==> run a <==
==> flow/design.v <==
module jt49_dcrm2 #(parameter sw=8) (
    input                clk,
    input                cen,
    input                rst,
    input         [sw-1:0]  din,
    output signed [sw-1:0]  dout
);
localparam dw=10;  
reg  signed [sw+dw:0] integ, exact, error;
reg  signed [sw:0] pre_dout;
reg signed [sw:0] q;
always @(*) begin
    exact = integ+error;
    q = exact[sw+dw:dw];
    pre_dout  = { 1'b0, din } - q;
end
assign dout = pre_dout[sw-1:0];
always @(posedge clk)
    if( rst ) begin
        integ <= {sw+dw+1{1'b0}};
        error <= {sw+dw+1{1'b0}};
    end else if( cen ) begin
        integ <= integ + pre_dout;  
        error <= exact-{q, {dw{1'b0}}};
    end
endmodule
module iir_1st_order
#(
	parameter COEFF_WIDTH = 18,
	parameter COEFF_SCALE = 15,
	parameter DATA_WIDTH  = 16,
	parameter COUNT_BITS  = 10
)
(
	input clk,
	input reset,
	input [COUNT_BITS - 1 : 0] div,
	input signed [COEFF_WIDTH - 1 : 0] A2, B1, B2,
   input signed [DATA_WIDTH - 1 :0] in,
   output [DATA_WIDTH - 1:0] out
);
	reg signed [DATA_WIDTH-1:0] x0,x1,y0;
	reg signed [DATA_WIDTH + COEFF_WIDTH - 1 : 0] out32;
	reg [COUNT_BITS - 1:0] count;
	assign out = y0;
	always @ (*) begin
		out32 <= (B1*x0 + B2*x1) - A2*y0;  
	end
	always @ (posedge clk) begin
		if(reset) begin
			count <= 0;
			x0 <= 0;
			x1 <= 0;
			y0 <= 0;
		end
		else begin
			count <= count + 1'd1;
			if (count == div - 1) begin
					count <= 0;
					y0 <= {out32[DATA_WIDTH + COEFF_WIDTH - 1] , out32[COEFF_SCALE + DATA_WIDTH - 2 : COEFF_SCALE]};
					x1 <= x0;
					x0 <= in;
			end
		end
	end
endmodule  
module iir_2nd_order
#(
	parameter COEFF_WIDTH = 18,
	parameter COEFF_SCALE = 14,
	parameter DATA_WIDTH  = 16,
	parameter COUNT_BITS  = 10
)
(
	input clk,
	input reset,
	input [COUNT_BITS - 1 : 0] div,
	input signed [COEFF_WIDTH - 1 : 0] A2, A3, B1, B2, B3,
   input signed [DATA_WIDTH - 1 : 0] in,
   output [DATA_WIDTH - 1 : 0] out
);
	reg signed [DATA_WIDTH-1 : 0] x0,x1,x2;
	reg signed [DATA_WIDTH-1 : 0] y0,y1;
	reg signed [(DATA_WIDTH + COEFF_WIDTH - 1) : 0] out32;
	reg [COUNT_BITS : 0] count;
	assign out = y0;
	always @ (*) begin
		out32 <= (B1*x0 + B2*x1 + B3*x2) - (A2*y0 + A3*y1);  
	end
	always @ (posedge clk) begin
		if(reset) begin
			count <=  0;
			x0 <= 0;
			x1 <= 0;
			x2 <= 0;
			y0 <= 0;
			y1 <= 0; 
		end
		else begin
			count <= count + 1'd1;
			if (count == div - 1) begin
					count <= 0;
					y1 <= y0;
					y0 <= {out32[DATA_WIDTH + COEFF_WIDTH - 1] , out32[(DATA_WIDTH + COEFF_SCALE - 2) : COEFF_SCALE]};
					x2 <= x1;
					x1 <= x0;
					x0 <= in;
			end
		end
	end
endmodule  
module arkanoid_lpf(
	input clk,
	input reset,
	input signed [15:0] in,
	output signed [15:0] out);
	wire [9:0] div = 10'd256;  
	wire signed [17:0] A2;
	wire signed [17:0] B2;
	wire signed [17:0] B1;
	wire signed [15:0] audio_post_lpf1;
	assign A2 = -18'd18211;
	assign B1 = 18'd7278;
	assign B2 = 18'd7278;
	iir_1st_order lpf6db(.clk(clk),
								.reset(reset),
								.div(div),
								.A2(A2),
								.B1(B1),
								.B2(B2),
								.in(in),
								.out(audio_post_lpf1)); 
	assign out = audio_post_lpf1;
endmodule
module arkanoid_audio
(
	input                clk_48m,
	input                reset,       
	input          [9:0] sound_raw,   
	input                pause,
	input                vol_boost,
	output signed [15:0] sound
);
reg [8:0] div;
always @(posedge clk_48m) begin
	if(!reset)
		div <= 9'd0;
	else
		div <= div + 9'd1;
end
wire dcrm_cen = !div;
wire signed [15:0] sound_dcrm;
jt49_dcrm2 #(16) dcrm
(
	.clk(clk_48m),
	.cen(dcrm_cen),
	.rst(~reset),
	.din({5'd0, sound_raw}),
	.dout(sound_dcrm)
);
wire signed [15:0] sound_filtered;
arkanoid_lpf lpf
(
	.clk(clk_48m),
	.reset(~reset),
	.in(sound_dcrm),
	.out(sound_filtered)
);
assign sound = pause ? 16'd0 : vol_boost ? (sound_filtered <<< 16'd5) : (sound_filtered <<< 16'd4);
endmodule
==> flow/run.sh <==
#!/bin/bash
# the make line also repeats each setting of config.mk as NAME=value (left out here)
make -C /OpenROAD-flow-scripts/flow DESIGN_CONFIG=/design/flow/config.mk WORK_HOME=/design/flow/orfs CLKGATE_MAP_FILE= finish
==> flow/config.mk <==
export PLATFORM = sky130hd
export DESIGN_NAME = arkanoid_audio
export DESIGN_NICKNAME = arkanoid_audio
export VERILOG_FILES = /design/flow/design.v
export SDC_FILE = /design/flow/constraint.sdc
export NUM_CORES = 4
export LEC_CHECK = 0
export CAP_MARGIN = 20
export CELL_PAD_IN_SITES_DETAIL_PLACEMENT = 1
export CORE_ASPECT_RATIO = 0.89
export CORE_MARGIN = 4
export CORE_UTILIZATION = 20
export CTS_CLUSTER_DIAMETER = 231
export CTS_CLUSTER_SIZE = 55
export GPL_ROUTABILITY_DRIVEN = 0
export HOLD_SLACK_MARGIN = 0.12
export MAX_ROUTING_LAYER = met4
export MIN_ROUTING_LAYER = met1
export PLACE_DENSITY = 0.94
export SLEW_MARGIN = 5
export TNS_END_PERCENT = 50
==> flow/constraint.sdc <==
create_clock -name core_clock -period 8.89 [get_ports {clk_48m}]
set_input_delay 1.7780 -clock core_clock [delete_from_list [all_inputs] [get_ports {clk_48m}]]
set_output_delay 1.7780 -clock core_clock [all_outputs]
set_load 0.01 [all_outputs]
==> inputs of run b, as changes to run a <==
==> flow/config.mk (replaced) <==
export PLATFORM = sky130hd
export DESIGN_NAME = arkanoid_audio
export DESIGN_NICKNAME = arkanoid_audio
export VERILOG_FILES = /design/flow/design.v
export SDC_FILE = /design/flow/constraint.sdc
export NUM_CORES = 4
export LEC_CHECK = 0
export CAP_MARGIN = 20
export CELL_PAD_IN_SITES_DETAIL_PLACEMENT = 0
export CORE_ASPECT_RATIO = 0.89
export CORE_MARGIN = 2
export CORE_UTILIZATION = 72
export CTS_CLUSTER_DIAMETER = 27
export CTS_CLUSTER_SIZE = 25
export GPL_ROUTABILITY_DRIVEN = 0
export HOLD_SLACK_MARGIN = -0.08
export MAX_ROUTING_LAYER = met4
export MIN_ROUTING_LAYER = met1
export PLACE_DENSITY_LB_ADDON = 0.01
export SETUP_SLACK_MARGIN = 2.18
export SLEW_MARGIN = 40
==> inputs of run c, as changes to run a <==
==> flow/config.mk (replaced) <==
export PLATFORM = sky130hd
export DESIGN_NAME = arkanoid_audio
export DESIGN_NICKNAME = arkanoid_audio
export VERILOG_FILES = /design/flow/design.v
export SDC_FILE = /design/flow/constraint.sdc
export NUM_CORES = 4
export LEC_CHECK = 0
export CAP_MARGIN = 20
export CELL_PAD_IN_SITES_DETAIL_PLACEMENT = 0
export CORE_ASPECT_RATIO = 0.89
export CORE_MARGIN = 7
export CORE_UTILIZATION = 60
export CTS_CLUSTER_DIAMETER = 292
export CTS_CLUSTER_SIZE = 99
export GPL_ROUTABILITY_DRIVEN = 0
export HOLD_SLACK_MARGIN = 0.12
export MAX_ROUTING_LAYER = met4
export MIN_ROUTING_LAYER = met1
export PLACE_DENSITY = 0.64
export SETUP_SLACK_MARGIN = 1.77
export SLEW_MARGIN = 40
==> inputs of run d, as changes to run a <==
==> flow/config.mk (replaced) <==
export PLATFORM = sky130hd
export DESIGN_NAME = arkanoid_audio
export DESIGN_NICKNAME = arkanoid_audio
export VERILOG_FILES = /design/flow/design.v
export SDC_FILE = /design/flow/constraint.sdc
export NUM_CORES = 4
export LEC_CHECK = 0
export ABC_AREA = 1
export CAP_MARGIN = 20
export CELL_PAD_IN_SITES_DETAIL_PLACEMENT = 0
export CORE_ASPECT_RATIO = 0.89
export CORE_MARGIN = 2
export CORE_UTILIZATION = 72
export CTS_CLUSTER_DIAMETER = 27
export CTS_CLUSTER_SIZE = 73
export GPL_ROUTABILITY_DRIVEN = 0
export HOLD_SLACK_MARGIN = -0.08
export MAX_ROUTING_LAYER = met4
export MIN_ROUTING_LAYER = met1
export PLACE_DENSITY = 0.66
export SETUP_SLACK_MARGIN = 2.18
export SLEW_MARGIN = 40
==> run_results.csv <==
group,metric,value,unit
timing,setup_viol,16,
status,status,"complete, but fails checks",
floorplanning,taps,1450,
finish,inverters,576,
finish,flop_area,0.00212,mm^2
setup_path,worstPathRequired,9.22,ns
synthesis,synthXorXnorAreaFrac,6.36,%
status,failed_checks,"setup timing",
timing,fin_ws,-1.47,ns
grt,grtUsageMet1,17.1,%
pwr,internal_power,1340,uW
(the above is from run a)
==> run_results.csv <==
group,metric,value,unit
status,status,"complete, but fails checks",
status,failed_checks,"setup timing",
synthesis,synthXorXnorAreaFrac,6.36,%
grt,grtUsageMet1,48.3,%
floorplanning,taps,403,
clock_tree,clkLatencyLatePin,0.40,ns
pwr,internal_power,1410,uW
hold_path,hp-class,"reg -> reg",
finish,flop_area,0.00212,mm^2
place,placed_area,0.0243,mm^2
pwr,power_density,102,mW/mm^2
synthesis,syn_avg_cell_area,9.01,um^2
finish,fin_util,85.1,%
synthesis,ys_area,0.0222,mm^2
floorplanning,rows,60,
pwr,pwr-share-comb,59.4,%
pwr,seqPwrFrac,22.9,%
timing,setup_viol,13,
setup_path,worstPathRequired,9.18,ns
grt,grt_use_met2,68.3,%
timing,fin_ws,-0.752,ns
(the above is from run b)
==> run_results.csv <==
group,metric,value,unit
timing,setup_viol,12,
synthesis,synthXorXnorAreaFrac,5.51,%
pwr,internal_power,1450,uW
status,failed_checks,"setup timing",
status,status,"complete, but fails checks",
routing,dr.max_layer_used,"met4",
finish,nets,3649,
finish,flop_area,0.00212,mm^2
setup_path,worstPathRequired,9.19,ns
timing,fmax,0.105,GHz
finish,inverters,770,
timing,fin_ws,-0.620,ns
pwr,p_leak,0.0140,uW
(the above is from run d)
==> run_results.csv <==
group,metric,value,unit
status,status,"complete, but fails checks",
status,failed_checks,"setup timing",
synthesis,top_cells_by_area,"fa_1 32%, ha_1 19%, inv_1 9.7%",
finish,fin_util,71.2,%
synthesis,ys_types,86,
synthesis,yosysMostFrequentCell,"inv_1",
finish,clock_area_share,1.24,%
floorplanning,rows,66,
finish,inverters,576,
grt,grtUsageMet1,35.6,%
timing,fin_ws,-0.721,ns
routing,ant_nets,0,
setup_path,worstPathRequired,9.14,ns
clock_tree,clkTransAtPathRegs,0.08,ns
grt,globalRouteMet3Util,5.15,%
timing,setup_viol,13,
finish,flop_area,0.00213,mm^2
pwr,internal_power,1360,uW
hold_path,min_to,"dcrm.error[7]",
clock_tree,numCtsBuffers,9,
synthesis,synthXorXnorAreaFrac,6.36,%
(the above is from run c)
Power figures rest on the tool's default switching activity, not on a simulated workload.
